## flow/constraint.sdc

```tcl
create_clock -name core_clock -period 4.2 [get_ports {clk}]
set_input_delay 0.8400 -clock core_clock [delete_from_list [all_inputs] [get_ports {clk}]]
set_output_delay 0.8400 -clock core_clock [all_outputs]
set_load 0.01 [all_outputs]
```

## flow/design.v

```verilog
`timescale 1ns/1ns
module adder_1(input[11:0] a ,output[11:0] out);
	wire[11:0] b = 12'b000000000001;
	assign out = a + b;
endmodule
module adder(input[11:0] a , b , output[11:0] out);
	assign out = a + b ;
endmodule
`timescale 1ns/1ns
module alu(input[2:0] fun , input[7:0] a,b ,input cin , output logic[7:0] out , output logic zero,cout);
	always @(fun,a,b,cin)begin
    cout = 1'b0;
    case(fun)
      3'b000 : {cout,out} = a + b ;
      3'b001 : {cout,out} = a + b + cin;
      3'b010 : {cout,out} = a - b;
		  3'b011 : {cout,out} = a - b + cin;
		  3'b100 : out = a & b;
		  3'b101 : out = a | b;
		  3'b110 : out = a ^ b;
		  3'b111 : out = ~(a & b);
    endcase
	end
  assign zero = (out == 8'b0) ? 1 : 0;
endmodule
module controller(input[5:0] code,input ze,c,rst,output reg pop,push,memorywrite,memoryread,writeReg,selRR2,selALU2,selpc,ldz,ldc,selz,selc,output reg [1:0] selWD,selRet,output reg [2:0]ALUfn);
  always @(ze,c,code,rst)begin
    pop <= 1'b0;
    push <= 1'b0;
    memorywrite <= 1'b0;
    memoryread <= 1'b0;
    writeReg<= 1'b0;
    selRR2<= 1'b0;
    selALU2<= 1'b0;
    selRet<= 2'b00;
    selpc<= 1'b0;
    ldz<= 1'b0;
    ldc<= 1'b0;
    selz <= 1'b0;
    selc <= 1'b0;
    selWD<= 2'b00;
    ALUfn <= 3'b000;
    if (~rst)begin
    if (code[5:4] == 2'b00) begin
      ALUfn <= code[3:1];
      ldz <= 1'b1;
      ldc <= 1'b1;
      selALU2 <= 1'b1;
      writeReg <= 1'b1;
    end
    if (code [5:4] == 2'b01) begin
      ALUfn <= code[3:1];
      ldz <= 1'b1;
      ldc <= 1'b1;
      writeReg <= 1'b1;
    end
    if (code[5:3] == 3'b110) begin
      selz <= 1'b1;
      selc <= 1'b1;
      ldz <= 1'b1;
      ldc <= 1'b1;
      selWD <= 2'b10;
      writeReg <= 1'b1;
    end
    if (code[5:3] == 3'b100) begin
      selRR2 <= 1'b1;
      ALUfn <= 3'b000;
      if (code [2:1] == 2'b00) begin
        memoryread <= 1'b1;
        selWD<= 2'b01;
        writeReg <= 1'b1;
      end
      if (code [2:1] == 2'b01)begin
        memorywrite<= 1'b1;
      end
    end
    if (code[5:3] == 3'b101) begin
      case(code[2:1])
        2'b00 : selpc <= ze?1:0;
        2'b01 : selpc <= ze?0:1;
        2'b10 : selpc <= c?1:0;
        2'b11 : selpc <= c?0:1;
      endcase
    end
    if (code[5:2] == 4'b1110)begin
      selRet <= 2'b10;
      selpc <= 1'b1;
      if (code[1] == 1'b1)
        push <= 1'b1;
    end
    if (code[5:0] == 6'b111100) begin
      pop <= 1'b1;
      selRet <=2'b01;
    end
    end
  end
endmodule
`timescale 1ns / 1ns
module signExtender(extend, extended );
	input[7:0] extend;
	output[11:0] extended;
	assign extended[7:0] = extend[7:0];
	assign extended[11:8] = {4{extend[7]}};
endmodule
module ff(input in,ld,clk,rst,output logic out);
  always@(posedge clk,posedge rst) begin
    if(rst)
      out <= 1'b0;
    else if(ld)
      out <= in;
  end
endmodule
`timescale 1ns/1ns
module mux2_12(input[11:0] a , b ,input sel , output[11:0] out);
	assign out = (sel) ? b : a ;
endmodule
module mux2_8(input[7:0] a , b , input sel , output[7:0] out);
	assign out = (sel) ? b : a ;
endmodule
module mux2_3(input[2:0] a , b , input sel , output[2:0] out);
	assign out = (sel) ? b : a ;
endmodule
module mux2_1(input a , b , input sel , output out);
	assign out = (sel) ? b : a ;
endmodule
module mux3(input[7:0] a , b , c,input[1:0] sel,output[7:0] out);
  assign out = (sel == 2'b00)?a:(sel == 2'b01)? b:c;
endmodule
module mux3_12(input[11:0] a , b , c,input[1:0] sel,output[11:0] out);
  assign out = (sel == 2'b00)?a:(sel == 2'b01)? b:c;
endmodule
module pc(input[11:0] in,input clk,rst,output logic[11:0] pc);
  always@(posedge clk,posedge rst)begin
    if (rst)
      pc <= 12'b0;
    else
      pc <= in;
  end
endmodule
module registerFile(input[2:0] RR1,RR2,WR,input[7:0] WD,input W,clk,rst,output logic [7:0] RD1,RD2);
  logic[7:0][7:0] registers;
  assign RD1 = registers[RR1];
  assign RD2 = registers[RR2];
  always @(posedge clk,posedge rst)begin
    if (rst)
      registers <= '0;
    else if (W)
      registers[WR] <= WD;
  end
endmodule
`timescale 1ns/1ns
module shiftReg(input[7:0] Data,input[2:0]sc,input[1:0]fn,output logic[7:0] out,output logic c,z);
  logic [15:0] rotl, rotr;
  assign rotl = {Data, Data} << sc;
  assign rotr = {Data, Data} >> sc;
  always@(*)begin
    c = 1'b0;
    case (fn)
      2'b00 : begin
        out = Data << sc;
        if (sc != 3'd0) c = Data[3'd0 - sc];
      end
      2'b01 : begin
        out = Data >> sc;
        if (sc != 3'd0) c = Data[sc - 3'd1];
      end
      2'b10 : out = rotl[15:8];
      default : out = rotr[7:0];
    endcase
  end
  assign z = out?0:1;
endmodule
module stack(input[11:0] in,input push,pop,clk,rst,output logic[11:0] out);
  logic[7:0][11:0] memory;
  assign out = memory[0];
  always@(posedge clk,posedge rst)begin
    if (rst)
      memory <= '0;
    else begin
      if(pop)begin
        for (int i=1; i<8; i++)begin
          memory[i-1] <= memory[i];
        end
        memory[7] <= 12'b0;
      end
      else if (push)begin
        for (int i=0; i<7; i++)begin
          memory[7-i] <= memory[6-i];
        end
        memory[0] <= in;
      end
    end
  end
endmodule
module datapath(input pop,push,memorywrite,memoryread,writeReg,selRR2,selALU2,selpc,ldz,ldc,selz,selc,input [1:0] selWD,selRet,input  [2:0]ALUfn,input clk,rst, output ze,c,output [5:0] code,
                output [11:0] imem_addr, input [18:0] imem_data, output [7:0] dmem_addr, dmem_wdata, input [7:0] dmem_rdata);
  wire [11:0] pc_1 , ret;
  stack Stack(pc_1,push,pop,clk,rst,ret);
  wire[11:0] f_pc,next_pc;
  wire [18:0] ins;
  mux3_12 pc_ret(f_pc , ret , ins[11:0] , selRet ,next_pc);
  wire[11:0] pc;
  pc PC(next_pc ,clk,rst,pc);
  assign imem_addr = pc;
  assign ins = imem_data;
  wire [11:0]extended;
  signExtender Ex(ins[7:0], extended );
  adder_1 In(pc ,pc_1);
  wire[11:0] apc;
  adder Add(pc_1 , extended , apc);
  mux2_12 pc1_apc(pc_1 , apc , selpc , f_pc);
  wire [2:0] RR2;
  mux2_3 sel_RR2(ins[7:5] , ins[13:11] , selRR2, RR2);
  wire [7:0] Out,RD,ALUOut,WD;
  mux3 sel_WD( ALUOut,RD,Out, selWD,WD);
  wire[7:0] RD1,RD2;
  registerFile RF(ins[10:8],RR2,ins[13:11],WD,writeReg,clk,rst,RD1,RD2);
  wire[7:0] ALU2;
  mux2_8 sel_ALU2(ins[7:0] , RD2, selALU2,ALU2);
  wire zero,carry;
  alu Alu(ALUfn ,RD1,ALU2 ,c ,ALUOut ,zero,carry);
  wire shc,shz;
  shiftReg Shr(RD1,ins[7:5],ins[15:14],Out,shc,shz);
  wire ff1;
  mux2_1 sel_z(zero,shz,selz , ff1);
  ff ff_z(ff1,ldz,clk,rst,ze);
  wire ff2;
  mux2_1 sel_c(carry,shc,selc , ff2);
  ff ff_c(ff2,ldc,clk,rst,c);
  assign dmem_addr = ALUOut;
  assign dmem_wdata = RD2;
  assign RD = dmem_rdata;
  assign code = ins[18:13];
endmodule
`timescale 1ns/1ns
module CPU(input clk,rst,
           output [11:0] imem_addr, input [18:0] imem_data,
           output [7:0] dmem_addr, dmem_wdata, output dmem_we, dmem_re, input [7:0] dmem_rdata);
  wire pop,push,memorywrite,memoryread,writeReg,selRR2,selALU2,selpc,ldz,ldc,selz,selc;
  wire[1:0] selWD,selRet;
  wire[2:0] ALUfn;
  wire ze,c;
  wire[5:0] code;
  datapath dp(pop,push,memorywrite,memoryread,writeReg,selRR2,selALU2,selpc,ldz,ldc,selz,selc,selWD,selRet,ALUfn,clk,rst, ze,c,code,
              imem_addr, imem_data, dmem_addr, dmem_wdata, dmem_rdata);
  controller cl( code, ze,c,rst, pop,push,memorywrite,memoryread,writeReg,selRR2,selALU2,selpc,ldz,ldc,selz,selc,selWD,selRet,ALUfn);
  assign dmem_we = memorywrite;
  assign dmem_re = memoryread;
endmodule
```

## flow/run.sh

```bash
#!/bin/bash
# the make line also repeats each setting of config.mk as NAME=value (left out here)
make -C /OpenROAD-flow-scripts/flow DESIGN_CONFIG=/design/flow/config.mk WORK_HOME=/design/flow/orfs CLKGATE_MAP_FILE= finish
```

## flow/config.mk

```make
export PLATFORM = sky130hd
export DESIGN_NAME = CPU
export DESIGN_NICKNAME = CPU
export VERILOG_FILES = /design/flow/design.v
export SDC_FILE = /design/flow/constraint.sdc
export NUM_CORES = 4
export LEC_CHECK = 0
export ABC_AREA = 1
export CAP_MARGIN = 20
export CORE_MARGIN = 2
export CORE_UTILIZATION = 70
export CTS_CLUSTER_DIAMETER = 388
export CTS_CLUSTER_SIZE = 16
export SETUP_SLACK_MARGIN = 1.06
export SLEW_MARGIN = 20
```

==> flow.log, run 1 <==
[report] extracting results
[metrics] status: did not finish
[metrics] stopping stage: global routing
[metrics] first error: [ERROR GRT-0232] Routing congestion too high. Check the congestion heatmap in the GUI.
[metrics] post-synthesis async set-or-reset flop share: 100%
[metrics] number of buffer cells added on primary ports: 58
[metrics] Starting Density: 71.0%
[metrics] CTS Hold Buffers Added: 0
[metrics] number of distinct library cells after synthesis: 55
[metrics] Post-Synth Adder-Cell Area: 5.42%
[metrics] number of cell instances after yosys synthesis: 1769
[metrics] synth top area cells: dfrtp_1 34%, nand2_1 11%, nand3_1 6.7%
[metrics] top_reg_cell synth: dfrtp_1
[metrics] chip area in the Yosys report: 12700 sq um
[metrics] proportion of synthesized area in mux cells: 0%
[metrics] Chip Height: 138 um
[metrics] largest buffer count on any clock path: 2
[metrics] clock net sink count: 174
[metrics] Synth Cell Area: 12700 sq um
[metrics] clock tree root buffer cell: clkbuf_16
[metrics] overflow left after global routing: 1946
[metrics] placer congestion estimate: 1.08
[metrics] flip-flop and latch count after synthesis: 174
[metrics] number of primary I/O pins: 59
[metrics] library cell with the largest summed area after synthesis: dfrtp_1
[metrics] post-synthesis simple-gate area fraction: 27.4%
[metrics] Ys Warns: 7
[metrics] Post-Place Cell Area: 14800 sq um
[metrics] synth cell count leaders: 355 x nand2_1, 209 x inv_1, 174 x dfrtp_1, 170 x nand3_1, 123 x a21oi_1
[metrics] xor/xnor share of the synthesized area: 2.18%
[metrics] Synth top cell by count: nand2_1
[metrics] dominant combinational cell family by area after synthesis: simple AND/OR/NAND/NOR gates
[metrics] Std-Cell Rows: 49
[metrics] count of flip-flops with a built-in enable after synthesis: 0
[metrics] horizontal extent of the die: 138 um
[metrics] Post-Place Worst Slack: -1.93 ns
[metrics] die footprint: 19200 sq um
[metrics] Synth Instances: 1769
[metrics] Num CTS Buffers: 17
[metrics] number of nets at floorplan: 1851
[metrics] aoi share: 20.0%
[metrics] Top-area cell share: 34.4%
[metrics] HPWL after DPL: 31000 um
[metrics] overall routing resource usage: 105%
[metrics] post-synthesis average cell area: 7.16 sq um
[metrics] H-tree Lvls: 4
[metrics] portion of the post-synthesis area used by sequential elements: 34.4%
[metrics] placeable core region: 17800 sq um
## routing by layer
layer	GRT overflow	GRT usage (%)
met5	8	49.4
met3	33	79.4
met2	1395	135
met4	481	119
met1	29	93.0
## repair_timing
item	CTS
buffers inserted	42
endpoints found under the setup margin	91
gates cloned	1
hold endpoints to repair	0
pin swaps	74
gates resized	272
## metrics by stage
| stage | setup TNS, ns | hold slack (ns) | cells |
|---|---|---|---|
| 3_5_place_dp | -84.17 | 0.471 | 2165 |
| 3_3_place_gp | -74.61 | 0.462 | 2165 |
| 2_1_floorplan | -116.94 | 0.444 | 1769 |
| 4_1_cts | -9.78 | 0.484 | 2240 |
==> run 2, diff against run 1 <==
- CORE_UTILIZATION: 70 -> 72
- CTS_CLUSTER_DIAMETER: 388 -> 345
- CTS_CLUSTER_SIZE: 16 -> 17
- HOLD_SLACK_MARGIN: not set -> 0.3
- PLACE_DENSITY_LB_ADDON: not set -> 0.2
- SETUP_SLACK_MARGIN: 1.06 -> -0.15
- clock period: 4.2 -> 5.46 ns (I/O delays scaled with it)
==> flow.log, run 2 <==
[report] extracting results
[metrics] aoi share: 20.0%
[metrics] Chip Height: 137 um
[metrics] Post-Synth Adder-Cell Area: 5.42%
[metrics] post-synthesis async set-or-reset flop share: 100%
[metrics] Synth top cell by count: nand2_1
[metrics] die footprint: 18700 sq um
[metrics] Synth Instances: 1769
[metrics] placeable core region: 17200 sq um
[metrics] number of distinct library cells after synthesis: 55
[metrics] Synth Cell Area: 12700 sq um
[metrics] flip-flop and latch count after synthesis: 174
[metrics] horizontal extent of the die: 137 um
[metrics] largest buffer count on any clock path: 2
[metrics] chip area in the Yosys report: 12700 sq um
[metrics] clock net sink count: 174
[metrics] CTS Hold Buffers Added: 0
[metrics] Starting Density: 73.5%
[metrics] placer congestion estimate: 1.07
[metrics] clock tree root buffer cell: clkbuf_16
[metrics] number of buffer cells added on primary ports: 58
[metrics] Ys Warns: 7
[metrics] DP Cell Count: 2142
[metrics] H-tree Lvls: 4
[metrics] count of flip-flops with a built-in enable after synthesis: 0
[metrics] xor/xnor share of the synthesized area: 2.18%
[metrics] synth cell count leaders: 355 x nand2_1, 209 x inv_1, 174 x dfrtp_1, 170 x nand3_1, 123 x a21oi_1
[metrics] status: did not finish
[metrics] Post-Place Worst Slack: -1.08 ns
[metrics] Post-Place Cell Area: 14500 sq um
[metrics] portion of the post-synthesis area used by sequential elements: 34.4%
[metrics] top_reg_cell synth: dfrtp_1
[metrics] stopping stage: global routing
[metrics] post-synthesis simple-gate area fraction: 27.4%
[metrics] number of cell instances after yosys synthesis: 1769
[metrics] dominant combinational cell family by area after synthesis: simple AND/OR/NAND/NOR gates
[metrics] proportion of synthesized area in mux cells: 0%
[metrics] number of primary I/O pins: 59
[metrics] synth top area cells: dfrtp_1 34%, nand2_1 11%, nand3_1 6.7%
[metrics] post-synthesis average cell area: 7.16 sq um
[metrics] Top-area cell share: 34.4%
[metrics] HPWL after DPL: 31300 um
[metrics] number of nets at floorplan: 1851
[metrics] Std-Cell Rows: 48
[metrics] library cell with the largest summed area after synthesis: dfrtp_1
[metrics] Num CTS Buffers: 17
[run 2: what timing repair did]
| action | 4_1_cts |
|---|---|
| pin swaps | 37 |
| setup endpoints to repair | 8 |
| setup buffers | 36 |
| cloned | 1 |
| resized | 118 |
[run 2: metrics by stage]
step	setup TNS, ns	hold WS, ns
4_1_cts	-0.980	0.502
3_5_place_dp	-12.37	0.477
3_3_place_gp	-8.26	0.460
2_1_floorplan	-2.84	0.444
==> run 3, diff against run 2 <==
- CAP_MARGIN: 20 -> 30
- CELL_PAD_IN_SITES_DETAIL_PLACEMENT: not set -> 0
- CORE_ASPECT_RATIO: not set -> 0.5
- CORE_MARGIN: 2 -> 8
- CORE_UTILIZATION: 72 -> 56
- CTS_CLUSTER_DIAMETER: 345 -> 177
- CTS_CLUSTER_SIZE: 17 -> 98
- HOLD_SLACK_MARGIN: 0.3 -> not set
- MIN_ROUTING_LAYER: not set -> met1
- PLACE_DENSITY: not set -> 0.39
- PLACE_DENSITY_LB_ADDON: 0.2 -> not set
- SETUP_SLACK_MARGIN: -0.15 -> -0.41
- TNS_END_PERCENT: not set -> 15
- clock period: 5.46 -> 5.66 ns (I/O delays scaled with it)
==> flow.log, run 3 <==
[report] implementation figures
[metrics] setup repair after global routing missed its margin: true
[metrics] crit-path max FO: 5
[metrics] status: complete, but fails checks
[metrics] count of endpoints failing hold in the final timing report: 0
[metrics] overflow left after global routing: 0
[metrics] post-route non-filler standard cell count: 2260
[metrics] top_reg_cell synth: dfrtp_1
[metrics] overall routing resource usage: 34.0%
[metrics] final worst path period need: 5.98 ns
[metrics] number of cell instances after yosys synthesis: 1769
[metrics] crit path buf inv count: 7
[metrics] fraction of power consumed by sequential logic: 32.8%
[metrics] portion of the post-synthesis area used by sequential elements: 34.4%
[metrics] number of distinct library cells after synthesis: 55
[metrics] proportion of synthesized area in mux cells: 0%
[metrics] Synth Instances: 1769
[metrics] maximum number of pins on one net before global-route repair: 177
[metrics] chip area in the Yosys report: 12700 sq um
[metrics] Num CTS Buffers: 17
[metrics] reg-to-reg slack, setup: 1.59 ns
[metrics] period utilisation layout: 106%
[metrics] register cell area after layout: 4350 sq um
[metrics] Clk pin slew, worst setup/hold paths: 0.07 ns
[metrics] failed layout checks: setup timing
[metrics] average detailed-routed wire length per instance: 21.6 um
[metrics] start point of the critical path: imem_data[18]
[metrics] Reg-to-Reg Start: dp.RF.registers[56]
[metrics] worst hold slack across all endpoints: 0.484 ns
[metrics] Remaining DRCs: 0
[metrics] count of flip-flops with a built-in enable after synthesis: 0
[metrics] combinational cell area excluding buffers and inverters: 7240 sq um
[metrics] startpoint of the tightest hold check path: dp.RF.registers[8]
[metrics] Top-area cell share: 34.4%
[metrics] end of the worst register-to-register path: dp.RF.registers[55]
[metrics] hold path depth: 2
[metrics] kind of path behind the tightest hold check: flop to flop
[metrics] slowest cell on the critical path: fa_2
[metrics] worst setup path end: dmem_addr[4]
[metrics] clock tree root buffer cell: clkbuf_16
[metrics] die footprint: 28000 sq um
[metrics] combinational logic power: 2.76 mW
[metrics] first-pass GRT wire length: 73800 um
[metrics] DP Cell Count: 2215
[metrics] startpoint types: input pin
[metrics] flip-flop and latch count after synthesis: 174
[metrics] CTS Hold Buffers Added: 0
[metrics] total wire length after detailed routing: 48700 um
[metrics] number of global-route vias before repair: 12684
[metrics] TritonCTS clock tree: built
[metrics] placeable core region: 22500 sq um
[metrics] Synth top cell by count: nand2_1
[metrics] WP data arrival: 4.85 ns
[metrics] Synth Cell Area: 12700 sq um
[metrics] Worst Clk Skew: 0.0105 ns
[metrics] Clock Power: 1.33 mW
[metrics] placer congestion estimate: 1.08
[metrics] Max Cap Viol: 0
[metrics] synth top area cells: dfrtp_1 34%, nand2_1 11%, nand3_1 6.7%
[metrics] largest buffer count on any clock path: 2
[metrics] power dissipated by switching net loads: 2.49 mW
[metrics] Achievable Freq: 167 MHz
[metrics] post-synthesis async set-or-reset flop share: 100%
[metrics] max-slew violation count: 0
[metrics] worst slew margin relative to its limit: 35.7%
[metrics] Sequential Power: 1.99 mW
[metrics] critical path, cell by cell: dlymetal6s2s_1 > inv_1 > nor2_4 > nand2_4 > o21ai_4 > inv_4 > o21ai_2 > a21oi_2 > o32ai_4 > nand2_2 > o21ai_4 > ha_2 > inv_1 > fa_2 > ha_4 > nand4_1 > nor2_2 > inv_2 > nand3_1 > nand3_1 > o21ai_2 > inv_2 > dlygate4sd2_1
[metrics] post-synthesis average cell area: 7.16 sq um
[metrics] endpoint of the worst hold-timing path: dp.RF.registers[8]
[metrics] H-tree Lvls: 4
[metrics] Worst setup EP type: output pin
[metrics] first drt pass iteration count: 7
[metrics] number of primary I/O pins: 59
[metrics] HPWL after DPL: 36900 um
[metrics] Vias per Instance: 6.14
[metrics] source-to-sink clock delay at the later pin of the worst-skew pair: 0.46 ns
[metrics] number of buffer cells added on primary ports: 58
[metrics] xor/xnor share of the synthesized area: 2.18%
[metrics] setup-violating endpoint count in the final report: 7
[metrics] cell depth of the worst setup path: 23
[metrics] aoi share: 20.0%
[metrics] kind of cell with the highest combined delay on the critical path: AND-OR/OR-AND gates
[metrics] kind of critical path: input pin to output pin
[metrics] library cell with the largest summed area after synthesis: dfrtp_1
[metrics] Final ANT Viol Nets: 0
[metrics] Ys Warns: 7
[metrics] data required time at the worst endpoint: 4.53 ns
[metrics] group drawing the most power: combinational logic
[metrics] total number of nets in the final design: 2021
[metrics] post-synthesis simple-gate area fraction: 27.4%
[metrics] dominant combinational cell family by area after synthesis: simple AND/OR/NAND/NOR gates
[metrics] switch share: 41.0%
[metrics] CP peak stage delay: 0.64 ns
[metrics] detailed router's first-iteration violation count: 2200
[metrics] sum of negative setup slack: -1.39 ns
[metrics] post-layout total power: 6.08 mW
[metrics] LEAKAGE: 7.62 nW
[metrics] initial antenna violation count: 2
[metrics] Std-Cell Rows: 39
[metrics] internal power of the cells: 3.58 mW
[metrics] worst-margin pin slew: 0.964 ns
[metrics] horizontal extent of the die: 229 um
[metrics] relative contribution of the clock network to total power: 21.9%
[metrics] P per Cell Area: 389 nW/um^2
[metrics] clock net sink count: 174
[metrics] fraction of power consumed by combinational cells: 45.3%
[metrics] Area Growth Syn to Fin: 23.4%
[metrics] synth cell count leaders: 355 x nand2_1, 209 x inv_1, 174 x dfrtp_1, 170 x nand3_1, 123 x a21oi_1
[metrics] fillers: 1923
[metrics] number of nets at floorplan: 1851
[metrics] worst vdd rail ir drop: 0.319 mV
[metrics] crit path setup slack, layout: -0.323 ns
[metrics] reg2reg path depth: 26
[metrics] Post-Synth Adder-Cell Area: 5.42%
[metrics] Chip Height: 122 um
[metrics] Starting Density: 56.3%
[metrics] OpenROAD warning count: 53
[metrics] vias: 13872
-- run 3: repair_timing --
| action | 4_1_cts | 5_1_grt |
|---|---|---|
| gates resized | 33 | 69 |
| gates cloned | 0 | 2 |
| endpoints found under the setup margin | 7 | 8 |
| buffers inserted | 1 | 10 |
| pin swaps | 6 | 22 |
-- run 3: routing by layer --
layer	track usage [%]	wire length [um]	share of wire [%]	up-vias
li1	-	-	-	6268
met1	50.9	21600	44	6499
met2	42.4	17500	36	1020
met3	16.0	8600	18	83
met4	8.66	949	1.9	2
met5	0	13	0.027	-
-- run 3: area by class of cell --
| cell class | count | share of cell area, % |
|---|---|---|
| antenna | 1 | 0.0160 |
| clock buffer | 21 | 3.01 |
| clock inverter | 11 | 1.13 |
| inverter | 238 | 5.85 |
| multi-input combinational | 1276 | 46.3 |
| sequential | 174 | 27.9 |
| tap | 307 | 2.46 |
| timing repair buffer | 232 | 13.3 |
-- run 3: per-stage QoR --
step	setup slack [ns]	utilization (%)	area, sq um
CTS	-0.648	68.0	15300
finish	-0.323	69.4	15600
detailed placement	-1.16	64.7	14600
global route	-0.497	69.4	15600
floorplan	-0.391	-	12700
global placement	-1.05	64.6	14500
==> run 4, diff against run 3 <==
- ABC_AREA: 1 -> not set
- CAP_MARGIN: 30 -> 10
- CELL_PAD_IN_SITES_DETAIL_PLACEMENT: 0 -> not set
- CELL_PAD_IN_SITES_GLOBAL_PLACEMENT: not set -> 3
- CORE_ASPECT_RATIO: 0.5 -> 1.08
- CORE_UTILIZATION: 56 -> 40
- CTS_CLUSTER_DIAMETER: 177 -> not set
- CTS_CLUSTER_SIZE: 98 -> not set
- GPL_TIMING_DRIVEN: not set -> 0
- MIN_ROUTING_LAYER: met1 -> met2
- PLACE_DENSITY: 0.39 -> not set
- SETUP_SLACK_MARGIN: -0.41 -> 0.16
- TNS_END_PERCENT: 15 -> 40
- clock period: 5.66 -> 7.5 ns (I/O delays scaled with it)
==> flow.log, run 4 <==
[report] implementation figures
[metrics] sum of negative setup slack: -0.122 ns
[metrics] most frequent CP cell: buf_6
[metrics] portion of the post-synthesis area used by sequential elements: 33.8%
[metrics] post-synthesis average cell area: 9.16 sq um
[metrics] Clock Power: 0.934 mW
[metrics] placer congestion estimate: 0.999
[metrics] number of distinct library cells after synthesis: 98
[metrics] source-to-sink clock delay at the later pin of the worst-skew pair: 0.44 ns
[metrics] Chip Height: 202 um
[metrics] synth top area cells: dfrtp_1 34%, mux4_2 8.4%, mux2i_1 6.1%
[metrics] worst vdd rail ir drop: 0.166 mV
[metrics] Clk pin slew, worst setup/hold paths: 0.08 ns
[metrics] switch share: 44.4%
[metrics] internal power of the cells: 2.93 mW
[metrics] endpoint of the worst hold-timing path: dp.Stack.memory[81]
[metrics] critical path, cell by cell: buf_6 > buf_6 > nor4b_4 > buf_6 > nor2_4 > a21oi_4 > buf_8 > buf_4 > buf_6 > mux4_2 > mux2i_4 > a21o_1 > ha_4 > buf_2 > o21ai_0 > or2_2 > a31oi_2 > nor2_1 > and3_1 > a2111o_1 > o221ai_4 > inv_1 > buf_2
[metrics] setup repair after global routing missed its margin: true
[metrics] fin util: 49.6%
[metrics] Sequential Power: 1.58 mW
[metrics] final worst path period need: 7.59 ns
[metrics] failed layout checks: DRC, setup timing
[metrics] crit-path max FO: 10
[metrics] Num CTS Buffers: 17
[metrics] number of cell instances after yosys synthesis: 1404
[metrics] hold path depth: 2
[metrics] start point of the critical path: imem_data[16]
[metrics] placeable core region: 31800 sq um
[metrics] first drt pass iteration count: 52
[metrics] status: complete, but fails checks
[metrics] Area Growth Syn to Fin: 22.6%
[metrics] cell depth of the worst setup path: 23
[metrics] WP data arrival: 6.09 ns
[metrics] Max Cap Viol: 0
[metrics] Reg-to-Reg Start: dp.RF.registers[33]
[metrics] first-pass GRT wire length: 77700 um
[metrics] total wire length after detailed routing: 51700 um
[metrics] relative contribution of the clock network to total power: 17.7%
[metrics] Top-area cell share: 33.8%
[metrics] vias: 16569
[metrics] count of endpoints failing hold in the final timing report: 0
[metrics] library cell with the largest summed area after synthesis: dfrtp_1
[metrics] post-synthesis async set-or-reset flop share: 100%
[metrics] dominant combinational cell family by area after synthesis: AND-OR/OR-AND gates
[metrics] power dissipated by switching net loads: 2.34 mW
[metrics] clock tree root buffer cell: clkbuf_16
[metrics] period utilisation layout: 101%
[metrics] proportion of synthesized area in mux cells: 15.8%
[metrics] reg2reg path depth: 14
[metrics] synth cell count leaders: 174 x dfrtp_1, 173 x nand2_1, 143 x nor2_1, 97 x o21ai_0, 78 x mux2i_1
[metrics] combinational logic power: 2.75 mW
[metrics] Post-Synth Adder-Cell Area: 5.33%
[metrics] top_reg_cell synth: dfrtp_1
[metrics] DP Cell Count: 1885
[metrics] kind of critical path: input pin to output pin
[metrics] number of primary I/O pins: 59
[metrics] Achievable Freq: 132 MHz
[metrics] Synth Instances: 1404
[metrics] overall routing resource usage: 40.2%
[metrics] Remaining DRCs: 2
[metrics] flip-flop and latch count after synthesis: 174
[metrics] startpoint types: input pin
[metrics] chip area in the Yosys report: 12900 sq um
[metrics] worst setup path end: dmem_addr[7]
[metrics] average detailed-routed wire length per instance: 26.1 um
[metrics] largest buffer count on any clock path: 2
[metrics] crit path setup slack, layout: -0.0933 ns
[metrics] number of buffer cells added on primary ports: 55
[metrics] startpoint of the tightest hold check path: dp.Stack.memory[93]
[metrics] slowest cell on the critical path: mux2i_4
[metrics] Vias per Instance: 8.37
[metrics] crit path buf inv count: 9
[metrics] clock net sink count: 174
[metrics] Worst setup EP type: output pin
[metrics] Worst Clk Skew: 0.0142 ns
[metrics] P per Cell Area: 334 nW/um^2
[metrics] post-layout total power: 5.27 mW
[metrics] data required time at the worst endpoint: 6.00 ns
[metrics] setup-violating endpoint count in the final report: 3
[metrics] worst hold slack across all endpoints: 0.476 ns
[metrics] post-synthesis simple-gate area fraction: 16.2%
[metrics] Starting Density: 40.4%
[metrics] final standard cell area without fillers: 15800 sq um
[metrics] die footprint: 38200 sq um
[metrics] initial antenna violation count: 2
[metrics] fraction of power consumed by sequential logic: 30.1%
[metrics] Std-Cell Rows: 68
[metrics] Post-Place Cell Area: 14100 sq um
[metrics] Ys Warns: 7
[metrics] maximum number of pins on one net before global-route repair: 34
[metrics] kind of path behind the tightest hold check: flop to flop
[metrics] aoi share: 21.3%
[metrics] end of the worst register-to-register path: dp.RF.registers[31]
[metrics] overflow left after global routing: 0
[metrics] count of flip-flops with a built-in enable after synthesis: 0
[metrics] worst slew margin relative to its limit: 30.5%
[metrics] Post-Place Worst Slack: -2.64 ns
[metrics] group drawing the most power: combinational logic
[metrics] number of global-route vias before repair: 18751
[metrics] worst-margin pin slew: 1.03 ns
[metrics] fraction of power consumed by combinational cells: 52.2%
[metrics] TritonCTS clock tree: built
[metrics] horizontal extent of the die: 189 um
[metrics] H-tree Lvls: 4
[metrics] Final ANT Viol Nets: 0
[metrics] number of nets at floorplan: 1486
[metrics] detailed router's first-iteration violation count: 3190
[metrics] max-slew violation count: 0
[metrics] kind of cell with the highest combined delay on the critical path: AND-OR/OR-AND gates
[metrics] HPWL after DPL: 38000 um
[metrics] OpenROAD warning count: 51
[metrics] xor/xnor share of the synthesized area: 2.66%
[metrics] Synth top cell by count: dfrtp_1
[metrics] total number of nets in the final design: 1625
[metrics] CP peak stage delay: 0.45 ns
[metrics] reg-to-reg slack, setup: 2.64 ns
[metrics] Synth Cell Area: 12900 sq um
[metrics] post-route non-filler standard cell count: 1979
[metrics] LEAKAGE: 6.51 nW
[run 4: timing repair]
item / 4_1_cts / 5_1_grt
cloned: 0 / 0
hold buffers: 0 / 0
gates resized: 148 / 19
setup buffers: 56 / 4
pin swaps: 34 / 12
endpoints found under the setup margin: 66 / 7
[run 4: layer usage]
| layer | part of all wire, % | track usage [%] |
|---|---|---|
| met5 | 1.4 | 20.8 |
| met4 | 11 | 10.5 |
| met1 | 0 | - |
| met2 | 49 | 47.5 |
| met3 | 39 | 51.3 |
[run 4: final cells by class]
type,instances,area (sq um)
clock buffers,17,425
inverters,61,240
multi-input cells,1079,8400
plain buffers,89,495
repair buffers,121,1150
flip-flops and latches,174,4350
fillers,3102,16100
diodes,3,7.51
well taps,420,526
clock inverters,15,171
==> run 5, diff against run 4 <==
- CAP_MARGIN: 10 -> 20
- CELL_PAD_IN_SITES_GLOBAL_PLACEMENT: 3 -> not set
- CORE_ASPECT_RATIO: 1.08 -> 0.94
- CORE_MARGIN: 8 -> 6
- CORE_UTILIZATION: 40 -> 62
- CTS_CLUSTER_DIAMETER: not set -> 298
- CTS_CLUSTER_SIZE: not set -> 98
- GPL_TIMING_DRIVEN: 0 -> not set
- HOLD_SLACK_MARGIN: not set -> 0.3
- MIN_ROUTING_LAYER: met2 -> not set
- PLACE_DENSITY: not set -> 0.82
- SETUP_SLACK_MARGIN: 0.16 -> not set
- SLEW_MARGIN: 20 -> 5
- TNS_END_PERCENT: 40 -> 5
==> flow.log, run 5 <==
[report] implementation figures
[metrics] status: complete, no violations
[metrics] overall routing resource usage: 32.5%
[metrics] DR WL met2: 18400 um
[metrics] worst vdd rail ir drop: 0.214 mV
[metrics] data required time at the worst endpoint: 6.00 ns
[metrics] crit-path max FO: 6
[metrics] number of distinct library cells after synthesis: 98
[metrics] flip-flop and latch count after synthesis: 174
[metrics] OpenROAD warning count: 53
[metrics] worst setup path end: dmem_addr[7]
[metrics] initial antenna violation count: 0
[metrics] endpoint of the worst hold-timing path: dp.Stack.memory[80]
[metrics] kind of cell with the highest combined delay on the critical path: buffers and inverters
[metrics] relative contribution of the clock network to total power: 17.0%
[metrics] post-synthesis average cell area: 9.16 sq um
[metrics] kind of path behind the tightest hold check: flop to flop
[metrics] H-tree Lvls: 4
[metrics] maximum number of pins on one net before global-route repair: 176
[metrics] Chip Height: 152 um
[metrics] Ys Warns: 7
[metrics] setup-violating endpoint count in the final report: 0
[metrics] library cell with the largest summed area after synthesis: dfrtp_1
[metrics] LEAKAGE: 6.69 nW
[metrics] Worst Clk Skew: 0.0223 ns
[metrics] worst-margin pin slew: 1.00 ns
[metrics] Max Cap Viol: 0
[metrics] Post-Place Cell Area: 14500 sq um
[metrics] Synth Instances: 1404
[metrics] hold path depth: 2
[metrics] DP Cell Count: 1767
[metrics] source-to-sink clock delay at the later pin of the worst-skew pair: 0.44 ns
[metrics] Sequential Power: 1.58 mW
[metrics] TritonCTS clock tree: built
[metrics] CP peak stage delay: 0.51 ns
[metrics] synth top area cells: dfrtp_1 34%, mux4_2 8.4%, mux2i_1 6.1%
[metrics] slowest cell on the critical path: clkdlybuf4s50_1
[metrics] worst slew margin relative to its limit: 32.8%
[metrics] kind of critical path: input pin to output pin
[metrics] overflow left after global routing: 0
[metrics] met3 wire length: 4600 um
[metrics] Synth Cell Area: 12900 sq um
[metrics] clock net sink count: 174
[metrics] post-synthesis async set-or-reset flop share: 100%
[metrics] reg-to-reg slack, setup: 2.70 ns
[metrics] P per Cell Area: 333 nW/um^2
[metrics] portion of the post-synthesis area used by sequential elements: 33.8%
[metrics] Clk pin slew, worst setup/hold paths: 0.08 ns
[metrics] first drt pass iteration count: 7
[metrics] internal power of the cells: 3.02 mW
[metrics] detailed router's first-iteration violation count: 1598
[metrics] Vias per Instance: 6.73
[metrics] combinational logic power: 2.71 mW
[metrics] synth cell count leaders: 174 x dfrtp_1, 173 x nand2_1, 143 x nor2_1, 97 x o21ai_0, 78 x mux2i_1
[metrics] most frequent CP cell: buf_4
[metrics] start point of the critical path: imem_data[5]
[metrics] Final ANT Viol Nets: 0
[metrics] number of global-route vias before repair: 11659
[metrics] count of flip-flops with a built-in enable after synthesis: 0
[metrics] chip area in the Yosys report: 12900 sq um
[metrics] final worst path period need: 7.34 ns
[metrics] Synth top cell by count: dfrtp_1
[metrics] top_reg_cell synth: dfrtp_1
[metrics] Worst setup EP type: output pin
[metrics] Num CTS Buffers: 17
[metrics] average detailed-routed wire length per instance: 22.1 um
[metrics] number of cell instances after yosys synthesis: 1404
[metrics] dominant combinational cell family by area after synthesis: AND-OR/OR-AND gates
[metrics] group drawing the most power: combinational logic
[metrics] fraction of power consumed by sequential logic: 30.6%
[metrics] Top Metal Used: met4
[metrics] end of the worst register-to-register path: dp.RF.registers[39]
[metrics] power dissipated by switching net loads: 2.15 mW
[metrics] die footprint: 24400 sq um
[metrics] Starting Density: 63.9%
[metrics] aoi share: 21.3%
[metrics] final standard cell area without fillers: 15500 sq um
[metrics] clock tree root buffer cell: clkbuf_16
[metrics] CTS Hold Buffers Added: 0
[metrics] DRT met1 WL: 16100 um
[metrics] switch share: 41.5%
[metrics] number of buffer cells added on primary ports: 58
[metrics] Top-area cell share: 33.8%
[metrics] Achievable Freq: 136 MHz
[metrics] cell depth of the worst setup path: 23
[metrics] count of inserted antenna diode cells: 0
[metrics] xor/xnor share of the synthesized area: 2.66%
[metrics] total number of nets in the final design: 1628
[metrics] placer congestion estimate: 1.05
[metrics] Area Growth Syn to Fin: 20.7%
[metrics] Remaining DRCs: 0
[metrics] vias: 12244
[metrics] number of primary I/O pins: 59
[metrics] Post-Synth Adder-Cell Area: 5.33%
[metrics] crit path buf inv count: 10
[metrics] count of endpoints failing hold in the final timing report: 0
[metrics] horizontal extent of the die: 161 um
[metrics] number of nets at floorplan: 1486
[metrics] critical path, cell by cell: clkdlybuf4s50_1 > clkinv_1 > nor2_1 > a21oi_4 > buf_6 > buf_4 > buf_4 > mux4_2 > mux2i_1 > buf_4 > a21o_4 > inv_1 > ha_1 > a211oi_2 > buf_4 > or2_2 > a311oi_2 > nor2_1 > and3_1 > a2111o_1 > o221ai_2 > inv_1 > buf_2
[metrics] post-synthesis simple-gate area fraction: 16.2%
[metrics] worst hold slack across all endpoints: 0.488 ns
[metrics] post-layout total power: 5.16 mW
[metrics] HPWL after DPL: 29000 um
[metrics] largest buffer count on any clock path: 2
[metrics] Clock Power: 0.876 mW
[metrics] startpoint types: input pin
[metrics] Reg-to-Reg Start: dp.RF.registers[41]
[metrics] fraction of power consumed by combinational cells: 52.4%
[metrics] max-slew violation count: 0
[metrics] first-pass GRT wire length: 63200 um
[metrics] period utilisation layout: 97.9%
[metrics] reg2reg path depth: 16
[metrics] Std-Cell Rows: 50
[metrics] startpoint of the tightest hold check path: dp.Stack.memory[92]
[metrics] WP data arrival: 5.84 ns
[metrics] proportion of synthesized area in mux cells: 15.8%
[metrics] post-route non-filler standard cell count: 1819
[metrics] placeable core region: 20100 sq um
[metrics] total wire length after detailed routing: 40200 um
[run 5: timing repair]
action | 4_1_cts | 5_1_grt
hold endpoints to repair | 0 | 0
gates resized | 29 | 49
pin swaps | 10 | 29
setup endpoints to repair | 7 | 7
buffers inserted | 3 | 17
[run 5: area by class of cell]
| class | count | area (sq um) |
|---|---|---|
| clock buffer | 18 | 429 |
| fill | 1379 | 4620 |
| inverter | 61 | 233 |
| multi-input combinational | 1079 | 8220 |
| clock inverter | 14 | 153 |
| tap | 260 | 325 |
| sequential | 174 | 4350 |
| timing repair buffer | 213 | 1810 |
[run 5: through the flow]
| step | TNS, ns | setup slack [ns] | util (%) |
|---|---|---|---|
| floorplan | -0.0377 | -0.0377 | - |
| finish | 0 | 0.156 | 77.1 |
| CTS | -0.164 | -0.140 | 75.3 |
| detailed placement | -1.90 | -0.544 | 71.8 |
| global route | -0.0598 | -0.0307 | 77.1 |
| global placement | -1.36 | -0.422 | 71.8 |
[run 5: routing by layer]
metal  vias to the layer above  GRT usage, %
met1                      5927          45.2
met3                       105          7.16
met2                       755          50.5
li1                       5457             -
met5                         -             0
met4                         0          11.2
==> run 6, diff against run 5 <==
- ABC_AREA: not set -> 1
- CORE_ASPECT_RATIO: 0.94 -> 0.5
- CORE_MARGIN: 6 -> 2
- CORE_UTILIZATION: 62 -> 69
- CTS_CLUSTER_DIAMETER: 298 -> 399
- CTS_CLUSTER_SIZE: 98 -> 100
- HOLD_SLACK_MARGIN: 0.3 -> not set
- PLACE_DENSITY: 0.82 -> 0.35
- SLEW_MARGIN: 5 -> 20
- TNS_END_PERCENT: 5 -> 10
- clock period: 7.5 -> 4.09 ns (I/O delays scaled with it)
==> flow.log, run 6 <==
[report] extracting results
[metrics] top_reg_cell synth: dfrtp_1
[metrics] number of primary I/O pins: 59
[metrics] H-tree Lvls: 4
[metrics] overflow left after global routing: 144
[metrics] post-synthesis simple-gate area fraction: 27.4%
[metrics] clock net sink count: 174
[metrics] library cell with the largest summed area after synthesis: dfrtp_1
[metrics] horizontal extent of the die: 196 um
[metrics] synth cell count leaders: 355 x nand2_1, 209 x inv_1, 174 x dfrtp_1, 170 x nand3_1, 123 x a21oi_1
[metrics] proportion of synthesized area in mux cells: 0%
[metrics] largest buffer count on any clock path: 2
[metrics] number of cell instances after yosys synthesis: 1769
[metrics] placeable core region: 17700 sq um
[metrics] Top-area cell share: 34.4%
[metrics] HPWL after DPL: 30900 um
[metrics] Ys Warns: 7
[metrics] synth top area cells: dfrtp_1 34%, nand2_1 11%, nand3_1 6.7%
[metrics] clock tree root buffer cell: clkbuf_16
[metrics] status: did not finish
[metrics] Std-Cell Rows: 34
[metrics] post-synthesis average cell area: 7.16 sq um
[metrics] Synth Instances: 1769
[metrics] die footprint: 19500 sq um
[metrics] number of distinct library cells after synthesis: 55
[metrics] count of flip-flops with a built-in enable after synthesis: 0
[metrics] Synth top cell by count: nand2_1
[metrics] overall routing resource usage: 78.7%
[metrics] Post-Synth Adder-Cell Area: 5.42%
[metrics] number of nets at floorplan: 1851
[metrics] placer congestion estimate: 1.11
[metrics] first error: [ERROR GRT-0232] Routing congestion too high. Check the congestion heatmap in the GUI.
[metrics] Starting Density: 71.7%
[metrics] portion of the post-synthesis area used by sequential elements: 34.4%
[metrics] Synth Cell Area: 12700 sq um
[metrics] number of buffer cells added on primary ports: 58
[metrics] flip-flop and latch count after synthesis: 174
[metrics] dominant combinational cell family by area after synthesis: simple AND/OR/NAND/NOR gates
[metrics] chip area in the Yosys report: 12700 sq um
[metrics] aoi share: 20.0%
[metrics] Chip Height: 99.8 um
[metrics] post-synthesis async set-or-reset flop share: 100%
[metrics] stopping stage: global routing
[metrics] xor/xnor share of the synthesized area: 2.18%
[metrics] Num CTS Buffers: 17
[metrics] DP Cell Count: 2158
## run 6: metal layers
metal,global-route usage [%],overflow
met5,55.3,2
met4,65.9,36
met3,66.1,13
met2,94.0,83
met1,81.6,10
## run 6: stage by stage
stage / hold slack (ns) / util, % / setup TNS, ns / worst slack (ns) / area [sq um]
after CTS: 0.485 / 90.7 / -13.49 / -0.906 / 16000
after floorplan: 0.444 / - / -138.41 / -1.30 / 12800
after global placement: 0.464 / 82.5 / -82.50 / -1.80 / 14600
after detailed placement: 0.467 / 82.5 / -94.15 / -1.95 / 14600
## run 6: repair_timing
action	CTS
pin swaps	57
gates resized	182
buffers inserted	58
hold buffers	0
cloned	1
endpoints found under the setup margin	81
==> run 7, diff against run 6 <==
- ABC_AREA: 1 -> not set
- CORE_ASPECT_RATIO: 0.5 -> 1.94
- CORE_UTILIZATION: 69 -> 40
- CTS_CLUSTER_DIAMETER: 399 -> 298
- CTS_CLUSTER_SIZE: 100 -> 44
- PLACE_DENSITY: 0.35 -> not set
- PLACE_DENSITY_LB_ADDON: not set -> 0.25
- TNS_END_PERCENT: 10 -> not set
- clock period: 4.09 -> 7.5 ns (I/O delays scaled with it)
==> flow.log, run 7 <==
[report] implementation figures
[metrics] period utilisation layout: 98.8%
[metrics] WP data arrival: 5.91 ns
[metrics] Chip Height: 254 um
[metrics] Reg-to-Reg Start: dp.RF.registers[8]
[metrics] library cell with the largest summed area after synthesis: dfrtp_1
[metrics] largest buffer count on any clock path: 2
[metrics] TritonCTS clock tree: built
[metrics] Worst setup EP type: output pin
[metrics] dominant combinational cell family by area after synthesis: AND-OR/OR-AND gates
[metrics] aoi share: 21.3%
[metrics] HPWL after DPL: 36900 um
[metrics] Post-Synth Adder-Cell Area: 5.33%
[metrics] fillers: 2929
[metrics] placer congestion estimate: 0.997
[metrics] combinational cell area excluding buffers and inverters: 8270 sq um
[metrics] kind of cell with the highest combined delay on the critical path: AND-OR/OR-AND gates
[metrics] Starting Density: 40.5%
[metrics] chip area in the Yosys report: 12900 sq um
[metrics] flip-flop and latch count after synthesis: 174
[metrics] detailed router's first-iteration violation count: 874
[metrics] post-layout total power: 5.44 mW
[metrics] synth cell count leaders: 174 x dfrtp_1, 173 x nand2_1, 143 x nor2_1, 97 x o21ai_0, 78 x mux2i_1
[metrics] proportion of synthesized area in mux cells: 15.8%
[metrics] Num CTS Buffers: 17
[metrics] vias: 12440
[metrics] Worst Clk Skew: 0.0177 ns
[metrics] number of distinct library cells after synthesis: 98
[metrics] kind of critical path: input pin to output pin
[metrics] number of cell instances after yosys synthesis: 1404
[metrics] count of endpoints failing hold in the final timing report: 0
[metrics] number of primary I/O pins: 59
[metrics] number of global-route vias before repair: 12744
[metrics] top_reg_cell synth: dfrtp_1
[metrics] post-synthesis simple-gate area fraction: 16.2%
[metrics] first-pass GRT wire length: 74200 um
[metrics] post-synthesis async set-or-reset flop share: 100%
[metrics] overflow left after global routing: 0
[metrics] xor/xnor share of the synthesized area: 2.66%
[metrics] synth top area cells: dfrtp_1 34%, mux4_2 8.4%, mux2i_1 6.1%
[metrics] post-synthesis average cell area: 9.16 sq um
[metrics] OpenROAD warning count: 52
[metrics] clock tree root buffer cell: clkbuf_16
[metrics] relative contribution of the clock network to total power: 16.7%
[metrics] number of nets at floorplan: 1486
[metrics] count of flip-flops with a built-in enable after synthesis: 0
[metrics] switch share: 41.7%
[metrics] Achievable Freq: 135 MHz
[metrics] setup-violating endpoint count in the final report: 0
[metrics] group drawing the most power: combinational logic
[metrics] P per Cell Area: 335 nW/um^2
[metrics] cell depth of the worst setup path: 19
[metrics] setup repair after global routing missed its margin: false
[metrics] crit path setup slack, layout: 0.0870 ns
[metrics] Max Cap Viol: 0
[metrics] start point of the critical path: rst
[metrics] die footprint: 33700 sq um
[metrics] max-slew violation count: 0
[metrics] first drt pass iteration count: 5
[metrics] crit path buf inv count: 6
[metrics] Clock Power: 0.909 mW
[metrics] Top-area cell share: 33.8%
[metrics] kind of path behind the tightest hold check: flop to flop
[metrics] combinational logic power: 2.97 mW
[metrics] H-tree Lvls: 4
[metrics] endpoint of the worst hold-timing path: dp.Stack.memory[81]
[metrics] Final ANT Viol Nets: 0
[metrics] startpoint types: input pin
[metrics] CP peak stage delay: 0.54 ns
[metrics] final worst path period need: 7.41 ns
[metrics] Remaining DRCs: 0
[metrics] Sequential Power: 1.56 mW
[metrics] count of inserted antenna diode cells: 0
[metrics] hold path depth: 2
[metrics] fraction of power consumed by combinational cells: 54.6%
[metrics] Synth Cell Area: 12900 sq um
[metrics] Synth Instances: 1404
[metrics] Synth top cell by count: dfrtp_1
[metrics] startpoint of the tightest hold check path: dp.Stack.memory[93]
[metrics] crit-path max FO: 5
[metrics] reg-to-reg slack, setup: 2.23 ns
[metrics] fin util: 51.2%
[metrics] Vias per Instance: 6.12
[metrics] register cell area after layout: 4350 sq um
[metrics] power dissipated by switching net loads: 2.27 mW
[metrics] reg2reg path depth: 29
[metrics] Std-Cell Rows: 91
[metrics] Ys Warns: 7
[metrics] end of the worst register-to-register path: dp.ff_c.out
[metrics] horizontal extent of the die: 133 um
[metrics] Post-Place Worst Slack: -0.588 ns
[metrics] internal power of the cells: 3.18 mW
[metrics] data required time at the worst endpoint: 6.00 ns
[metrics] portion of the post-synthesis area used by sequential elements: 33.8%
[metrics] source-to-sink clock delay at the later pin of the worst-skew pair: 0.47 ns
[metrics] Area Growth Syn to Fin: 26.5%
[metrics] total wire length after detailed routing: 48800 um
[metrics] status: complete, no violations
[metrics] average detailed-routed wire length per instance: 24.0 um
[metrics] placeable core region: 31800 sq um
[metrics] worst slew margin relative to its limit: 27.3%
[metrics] initial antenna violation count: 0
[metrics] maximum number of pins on one net before global-route repair: 176
[metrics] critical path, cell by cell: dlygate4sd2_1 > nor4b_4 > buf_4 > nor2_2 > a21oi_4 > buf_12 > buf_8 > mux4_2 > mux2i_2 > a21o_1 > ha_4 > or4_4 > a311o_1 > nor2b_4 > xnor3_1 > o211ai_1 > o221ai_2 > inv_1 > buf_2
[metrics] worst setup path end: dmem_addr[7]
[metrics] LEAKAGE: 6.98 nW
[metrics] worst-margin pin slew: 1.09 ns
[metrics] number of buffer cells added on primary ports: 58
[metrics] slowest cell on the critical path: or4_4
[metrics] total number of nets in the final design: 1684
[metrics] overall routing resource usage: 29.4%
[metrics] clock net sink count: 174
[metrics] Clk pin slew, worst setup/hold paths: 0.08 ns
[metrics] fraction of power consumed by sequential logic: 28.7%
[metrics] worst vdd rail ir drop: 0.195 mV
-- run 7: per-layer routing --
layer	wire length, um	track usage [%]
met5	0	0
met4	5510	28.0
met3	2110	5.03
met2	25400	53.3
met1	15800	27.6
-- run 7: repair_timing --
| item | in CTS | in global routing |
|---|---|---|
| setup endpoints to repair | 7 | 7 |
| cloned | 0 | 0 |
| buffers inserted | 43 | 7 |
| hold buffers | 0 | 0 |
| pin swaps | 28 | 22 |
| gates resized | 49 | 41 |
-- run 7: through the flow --
step                      cells  setup TNS, ns  hold WS [ns]  cell area (sq um)
after floorplan            1404              0         0.450              12900
after global placement     1951          -2.17         0.463              14900
after detailed placement   1951          -2.57         0.476              14900
after CTS                  2025         -0.177         0.488              16000
after global routing       2033              0         0.518              16300
final                      2033              0         0.486              16300
-- run 7: area by class of cell --
| class | count | area share [%] |
|---|---|---|
| clock inverters | 15 | 1.07 |
| clock buffers | 17 | 2.61 |
| flip-flops and latches | 174 | 26.8 |
| repair buffers | 269 | 14.1 |
| well taps | 418 | 3.21 |
| multi-input cells | 1079 | 50.8 |
| inverters | 61 | 1.43 |
==> run 8, diff against run 7 <==
- CORE_ASPECT_RATIO: 1.94 -> not set
- CORE_UTILIZATION: 40 -> 68
- CTS_CLUSTER_DIAMETER: 298 -> 124
- CTS_CLUSTER_SIZE: 44 -> not set
- PLACE_DENSITY_LB_ADDON: 0.25 -> not set
- SETUP_SLACK_MARGIN: not set -> -0.5
- clock period: 7.5 -> 5.42 ns (I/O delays scaled with it)
==> flow.log, run 8 <==
[report] implementation figures
[metrics] status: complete, but fails checks
[metrics] failed layout checks: setup timing
[metrics] number of nets at floorplan: 1486
[metrics] Achievable Freq: 144 MHz
[metrics] Area Growth Syn to Fin: 22.5%
[metrics] Top-area cell share: 33.8%
[metrics] placer congestion estimate: 1.04
[metrics] sum of negative setup slack: -19.62 ns
[metrics] endpoint of the worst hold-timing path: dp.Stack.memory[80]
[metrics] combinational cell area excluding buffers and inverters: 8070 sq um
[metrics] OpenROAD warning count: 56
[metrics] worst setup path end: dmem_addr[6]
[metrics] reg2reg path depth: 15
[metrics] Worst Clk Skew: 0.0136 ns
[metrics] Post-Synth Adder-Cell Area: 5.33%
[metrics] data required time at the worst endpoint: 4.34 ns
[metrics] DR WL met2: 19900 um
[metrics] CP peak stage delay: 0.52 ns
[metrics] average detailed-routed wire length per instance: 23.6 um
[metrics] vias: 12864
[metrics] post-synthesis average cell area: 9.16 sq um
[metrics] HPWL after DPL: 30300 um
[metrics] number of cell instances after yosys synthesis: 1404
[metrics] overall routing resource usage: 44.2%
[metrics] Chip Height: 142 um
[metrics] worst-margin pin slew: 1.14 ns
[metrics] clock tree root buffer cell: clkbuf_16
[metrics] total number of nets in the final design: 1679
[metrics] top_reg_cell synth: dfrtp_1
[metrics] switch share: 42.0%
[metrics] kind of critical path: input pin to output pin
[metrics] chip area in the Yosys report: 12900 sq um
[metrics] Clock Power: 1.22 mW
[metrics] Post-Place Worst Slack: -1.69 ns
[metrics] Starting Density: 69.0%
[metrics] fillers: 1034
[metrics] Reg-to-Reg Start: dp.RF.registers[1]
[metrics] kind of path behind the tightest hold check: flop to flop
[metrics] number of primary I/O pins: 59
[metrics] overflow left after global routing: 0
[metrics] initial antenna violation count: 0
[metrics] source-to-sink clock delay at the later pin of the worst-skew pair: 0.44 ns
[metrics] placeable core region: 18600 sq um
[metrics] P per Cell Area: 464 nW/um^2
[metrics] Clk pin slew, worst setup/hold paths: 0.07 ns
[metrics] Synth top cell by count: dfrtp_1
[metrics] number of global-route vias before repair: 12868
[metrics] TritonCTS clock tree: built
[metrics] largest buffer count on any clock path: 2
[metrics] xor/xnor share of the synthesized area: 2.66%
[metrics] startpoint types: input pin
[metrics] first drt pass iteration count: 8
[metrics] most frequent CP cell: buf_4
[metrics] cell depth of the worst setup path: 22
[metrics] first-pass GRT wire length: 68900 um
[metrics] combinational logic power: 3.85 mW
[metrics] Worst setup EP type: output pin
[metrics] detailed router's first-iteration violation count: 1496
[metrics] slowest cell on the critical path: clkdlybuf4s50_1
[metrics] post-synthesis simple-gate area fraction: 16.2%
[metrics] clock net sink count: 174
[metrics] worst hold slack across all endpoints: 0.488 ns
[metrics] Synth Cell Area: 12900 sq um
[metrics] reg-to-reg slack, setup: 0.92 ns
[metrics] count of flip-flops with a built-in enable after synthesis: 0
[metrics] number of buffer cells added on primary ports: 58
[metrics] start point of the critical path: imem_data[18]
[metrics] Sequential Power: 2.24 mW
[metrics] post-synthesis async set-or-reset flop share: 100%
[metrics] kind of cell with the highest combined delay on the critical path: buffers and inverters
[metrics] Top Metal Used: met4
[metrics] relative contribution of the clock network to total power: 16.7%
[metrics] total wire length after detailed routing: 43500 um
[metrics] group drawing the most power: combinational logic
[metrics] Max Cap Viol: 0
[metrics] WP data arrival: 5.86 ns
[metrics] crit path buf inv count: 9
[metrics] Std-Cell Rows: 50
[metrics] proportion of synthesized area in mux cells: 15.8%
[metrics] aoi share: 21.3%
[metrics] fraction of power consumed by combinational cells: 52.7%
[metrics] max-slew violation count: 0
[metrics] maximum number of pins on one net before global-route repair: 176
[metrics] CTS Hold Buffers Added: 0
[metrics] count of endpoints failing hold in the final timing report: 0
[metrics] Num CTS Buffers: 17
[metrics] horizontal extent of the die: 142 um
[metrics] critical path, cell by cell: clkdlybuf4s50_1 > nor4b_4 > buf_6 > nor2_2 > a21oi_4 > buf_4 > mux4_2 > mux2i_1 > buf_4 > a21o_1 > inv_1 > ha_1 > buf_4 > a211oi_4 > or2_2 > a311oi_2 > buf_4 > or3_1 > a21oi_1 > o21ai_1 > inv_1 > clkdlybuf4s50_1
[metrics] setup repair after global routing missed its margin: true
[metrics] startpoint of the tightest hold check path: dp.Stack.memory[92]
[metrics] setup-violating endpoint count in the final report: 66
[metrics] Ys Warns: 7
[metrics] library cell with the largest summed area after synthesis: dfrtp_1
[metrics] synth top area cells: dfrtp_1 34%, mux4_2 8.4%, mux2i_1 6.1%
[metrics] post-layout total power: 7.31 mW
[metrics] post-route non-filler standard cell count: 1844
[metrics] DRT met1 WL: 15900 um
[metrics] register cell area after layout: 4350 sq um
[metrics] count of inserted antenna diode cells: 0
[metrics] worst vdd rail ir drop: 0.308 mV
[metrics] DP Cell Count: 1808
[metrics] crit-path max FO: 6
[metrics] H-tree Lvls: 4
[metrics] synth cell count leaders: 174 x dfrtp_1, 173 x nand2_1, 143 x nor2_1, 97 x o21ai_0, 78 x mux2i_1
[metrics] Vias per Instance: 6.98
[metrics] Remaining DRCs: 0
[metrics] internal power of the cells: 4.24 mW
[metrics] flip-flop and latch count after synthesis: 174
[metrics] fraction of power consumed by sequential logic: 30.6%
[metrics] crit path setup slack, layout: -1.52 ns
[metrics] hold path depth: 2
[metrics] number of distinct library cells after synthesis: 98
[metrics] LEAKAGE: 6.93 nW
[metrics] die footprint: 20000 sq um
[metrics] worst slew margin relative to its limit: 21.8%
[metrics] portion of the post-synthesis area used by sequential elements: 33.8%
[metrics] power dissipated by switching net loads: 3.07 mW
[metrics] period utilisation layout: 128%
[metrics] dominant combinational cell family by area after synthesis: AND-OR/OR-AND gates
[metrics] Synth Instances: 1404
[metrics] Final ANT Viol Nets: 0
[metrics] final worst path period need: 6.94 ns
[metrics] met3 wire length: 4610 um
[metrics] end of the worst register-to-register path: dp.RF.registers[39]
## run 8: metrics by stage
stage | cell area, sq um | utilization (%)
4_1_cts | 15700 | 84.1
2_1_floorplan | 13000 | -
5_1_grt | 15800 | 84.6
3_3_place_gp | 15000 | 80.7
6_report | 15800 | 84.6
3_5_place_dp | 15000 | 80.7
## run 8: metal layers
layer	vias to the layer above	GRT usage [%]
li1	5545	-
met1	6150	55.9
met2	914	69.3
met3	255	9.65
met4	0	28.3
met5	-	0
## run 8: cell type report
cell class,instances,area share (%)
clock buffers,18,2.72
clock inverters,14,0.945
inverters,61,1.48
multi-input cells,1079,51.2
flip-flops and latches,174,27.6
well taps,234,1.86
repair buffers,264,14.2
## run 8: what timing repair did
action / 4_1_cts / 5_1_grt
setup buffers: 2 / 4
gates resized: 26 / 15
setup endpoints to repair: 11 / 24
pin swaps: 6 / 7
cloned: 0 / 0
==> run 9, diff against run 8 <==
- ABC_AREA: not set -> 1
- CAP_MARGIN: 20 -> 10
- CELL_PAD_IN_SITES_DETAIL_PLACEMENT: not set -> 0
- CORE_ASPECT_RATIO: not set -> 1.04
- CORE_UTILIZATION: 68 -> 72
- CTS_CLUSTER_DIAMETER: 124 -> 238
- CTS_CLUSTER_SIZE: not set -> 15
- HOLD_SLACK_MARGIN: not set -> 0.29
- MIN_ROUTING_LAYER: not set -> met1
- PLACE_DENSITY_LB_ADDON: not set -> 0.18
- SETUP_SLACK_MARGIN: -0.5 -> -0.36
- TNS_END_PERCENT: not set -> 55
- clock period: 5.42 -> 4.09 ns (I/O delays scaled with it)
==> flow.log, run 9 <==
[report] extracting results
[metrics] status: did not finish
[metrics] stopping stage: global routing
[metrics] first error: [ERROR GRT-0116] Global routing finished with congestion. Check the congestion regions in the DRC Viewer.
[metrics] overall routing resource usage: 83.7%
[metrics] overflow left after global routing: 79
[metrics] Num CTS Buffers: 17
[metrics] Top-area cell share: 34.4%
[metrics] HPWL after DPL: 31500 um
[metrics] library cell with the largest summed area after synthesis: dfrtp_1
[metrics] largest buffer count on any clock path: 2
[metrics] Std-Cell Rows: 49
[metrics] Synth Instances: 1769
[metrics] xor/xnor share of the synthesized area: 2.18%
[metrics] clock net sink count: 174
[metrics] post-synthesis async set-or-reset flop share: 100%
[metrics] flip-flop and latch count after synthesis: 174
[metrics] Post-Place Cell Area: 14800 sq um
[metrics] portion of the post-synthesis area used by sequential elements: 34.4%
[metrics] proportion of synthesized area in mux cells: 0%
[metrics] clock tree root buffer cell: clkbuf_16
[metrics] H-tree Lvls: 4
[metrics] Synth top cell by count: nand2_1
[metrics] Post-Synth Adder-Cell Area: 5.42%
[metrics] top_reg_cell synth: dfrtp_1
[metrics] synth cell count leaders: 355 x nand2_1, 209 x inv_1, 174 x dfrtp_1, 170 x nand3_1, 123 x a21oi_1
[metrics] aoi share: 20.0%
[metrics] Starting Density: 73.2%
[metrics] number of nets at floorplan: 1851
[metrics] Ys Warns: 7
[metrics] number of buffer cells added on primary ports: 58
[metrics] horizontal extent of the die: 134 um
[metrics] number of distinct library cells after synthesis: 55
[metrics] number of cell instances after yosys synthesis: 1769
[metrics] Synth Cell Area: 12700 sq um
[metrics] post-synthesis simple-gate area fraction: 27.4%
[metrics] dominant combinational cell family by area after synthesis: simple AND/OR/NAND/NOR gates
[metrics] post-synthesis average cell area: 7.16 sq um
[metrics] CTS Hold Buffers Added: 0
[metrics] placer congestion estimate: 1.09
[metrics] number of primary I/O pins: 59
[metrics] count of flip-flops with a built-in enable after synthesis: 0
[metrics] synth top area cells: dfrtp_1 34%, nand2_1 11%, nand3_1 6.7%
[metrics] die footprint: 18700 sq um
[metrics] placeable core region: 17300 sq um
[metrics] Chip Height: 139 um
[metrics] chip area in the Yosys report: 12700 sq um
-- run 9: repair_timing --
item | in CTS
setup endpoints to repair | 74
pin swaps | 68
gates resized | 203
gates cloned | 2
buffers inserted | 47
-- run 9: routing by layer --
metal	GRT overflow	GRT usage, %
met5	0	43.7
met4	43	80.9
met3	0	74.0
met2	28	95.7
met1	8	84.3
-- run 9: per-stage QoR --
step	TNS [ns]	util [%]	instances	worst slack, ns	hold WS, ns
CTS	-16.23	94.5	2246	-0.925	0.492
detailed placement	-92.41	85.7	2168	-1.88	0.475
global placement	-81.17	85.6	2167	-1.79	0.460
floorplan	-133.00	-	1769	-1.30	0.444
==> run 10, diff against run 9 <==
- CAP_MARGIN: 10 -> 20
- CELL_PAD_IN_SITES_DETAIL_PLACEMENT: 0 -> not set
- CORE_ASPECT_RATIO: 1.04 -> not set
- CORE_UTILIZATION: 72 -> 70
- CTS_CLUSTER_DIAMETER: 238 -> not set
- CTS_CLUSTER_SIZE: 15 -> 16
- HOLD_SLACK_MARGIN: 0.29 -> not set
- MIN_ROUTING_LAYER: met1 -> not set
- PLACE_DENSITY_LB_ADDON: 0.18 -> not set
- SETUP_SLACK_MARGIN: -0.36 -> -0.47
- TNS_END_PERCENT: 55 -> not set
- clock period: 4.09 -> 6.2 ns (I/O delays scaled with it)
==> flow.log, run 10 <==
[report] implementation figures
[metrics] status: complete, but fails checks
[metrics] failed layout checks: setup timing
[metrics] combinational logic power: 2.40 mW
[metrics] aoi share: 20.0%
[metrics] Std-Cell Rows: 49
[metrics] relative contribution of the clock network to total power: 21.3%
[metrics] kind of cell with the highest combined delay on the critical path: buffers and inverters
[metrics] Worst Clk Skew: 0.0127 ns
[metrics] end of the worst register-to-register path: dp.RF.registers[31]
[metrics] placeable core region: 17800 sq um
[metrics] largest buffer count on any clock path: 2
[metrics] Remaining DRCs: 0
[metrics] kind of path behind the tightest hold check: flop to flop
[metrics] reg-to-reg slack, setup: 2.34 ns
[metrics] post-synthesis async set-or-reset flop share: 100%
[metrics] Final ANT Viol Nets: 0
[metrics] max-slew violation count: 0
[metrics] Synth Instances: 1769
[metrics] reg2reg path depth: 25
[metrics] synth cell count leaders: 355 x nand2_1, 209 x inv_1, 174 x dfrtp_1, 170 x nand3_1, 123 x a21oi_1
[metrics] critical path, cell by cell: clkdlybuf4s50_1 > nor2_2 > nand2_4 > buf_4 > o21ai_4 > inv_2 > o21ai_1 > a21oi_2 > o32ai_4 > nand2_1 > o21ai_2 > ha_2 > inv_1 > fa_2 > ha_1 > nand4_1 > nor2_1 > inv_1 > nand3_1 > nand3_1 > o21ai_2 > inv_2 > clkdlybuf4s50_1
[metrics] number of global-route vias before repair: 13596
[metrics] startpoint types: input pin
[metrics] Reg-to-Reg Start: dp.RF.registers[0]
[metrics] Clk pin slew, worst setup/hold paths: 0.08 ns
[metrics] Starting Density: 71.0%
[metrics] post-layout total power: 5.36 mW
[metrics] number of buffer cells added on primary ports: 58
[metrics] P per Cell Area: 356 nW/um^2
[metrics] setup repair after global routing missed its margin: true
[metrics] setup-violating endpoint count in the final report: 6
[metrics] startpoint of the tightest hold check path: dp.ff_z.out
[metrics] flip-flop and latch count after synthesis: 174
[metrics] fraction of power consumed by combinational cells: 44.7%
[metrics] worst-margin pin slew: 1.03 ns
[metrics] crit path setup slack, layout: -0.276 ns
[metrics] horizontal extent of the die: 138 um
[metrics] average detailed-routed wire length per instance: 20.6 um
[metrics] first-pass GRT wire length: 69800 um
[metrics] HPWL after DPL: 30300 um
[metrics] group drawing the most power: combinational logic
[metrics] post-synthesis average cell area: 7.16 sq um
[metrics] synth top area cells: dfrtp_1 34%, nand2_1 11%, nand3_1 6.7%
[metrics] data required time at the worst endpoint: 4.96 ns
[metrics] Synth top cell by count: nand2_1
[metrics] power dissipated by switching net loads: 2.31 mW
[metrics] maximum number of pins on one net before global-route repair: 177
[metrics] worst vdd rail ir drop: 0.335 mV
[metrics] slowest cell on the critical path: fa_2
[metrics] register cell area after layout: 4350 sq um
[metrics] met1 Usage GRT: 57.1%
[metrics] fin util: 84.4%
[metrics] number of cell instances after yosys synthesis: 1769
[metrics] clock tree root buffer cell: clkbuf_16
[metrics] chip area in the Yosys report: 12700 sq um
[metrics] Most Crowded Layer GR: met2
[metrics] start point of the critical path: rst
[metrics] portion of the post-synthesis area used by sequential elements: 34.4%
[metrics] library cell with the largest summed area after synthesis: dfrtp_1
[metrics] source-to-sink clock delay at the later pin of the worst-skew pair: 0.45 ns
[metrics] total number of nets in the final design: 1979
[metrics] Worst setup EP type: output pin
[metrics] worst slew margin relative to its limit: 31.2%
[metrics] fillers: 1065
[metrics] number of distinct library cells after synthesis: 55
[metrics] Post-Synth Adder-Cell Area: 5.42%
[metrics] OpenROAD warning count: 54
[metrics] cell depth of the worst setup path: 23
[metrics] period utilisation layout: 104%
[metrics] Sequential Power: 1.82 mW
[metrics] detailed router's first-iteration violation count: 1889
run 10: area by class of cell:
class / instances / share of cell area [%]
tap: 229 / 1.90
sequential: 174 / 28.9
timing repair buffer: 190 / 11.1
clock inverter: 15 / 1.37
clock buffer: 17 / 2.82
inverter: 238 / 6.00
multi-input combinational: 1276 / 47.9
antenna: 1 / 0.0166
run 10: repair_timing:
item | in CTS | in global routing
buffers inserted | 0 | 13
setup endpoints to repair | 6 | 6
resized | 23 | 37
pin swaps | 2 | 18
run 10: metal layers:
metal	routed length [um]	share of wire, %
met5	28	0.064
met4	3850	8.7
met3	5130	12
met2	19700	45
met1	15300	35
run 10: stage by stage:
stage               cell area, sq um  hold WS [ns]  setup WS [ns]  TNS, ns  instances
CTS                            14800         0.482         -0.476    -2.51       2130
detailed placement             14100         0.462         -0.735    -4.20       2098
finish                         15100         0.479         -0.276    -1.18       2140
global route                   15100         0.513         -0.530    -2.79       2140
global placement               14100         0.463         -0.519    -3.02       2098
floorplan                      12700         0.444        -0.0667   -0.108       1769
Power and IR drop assume default switching activity.
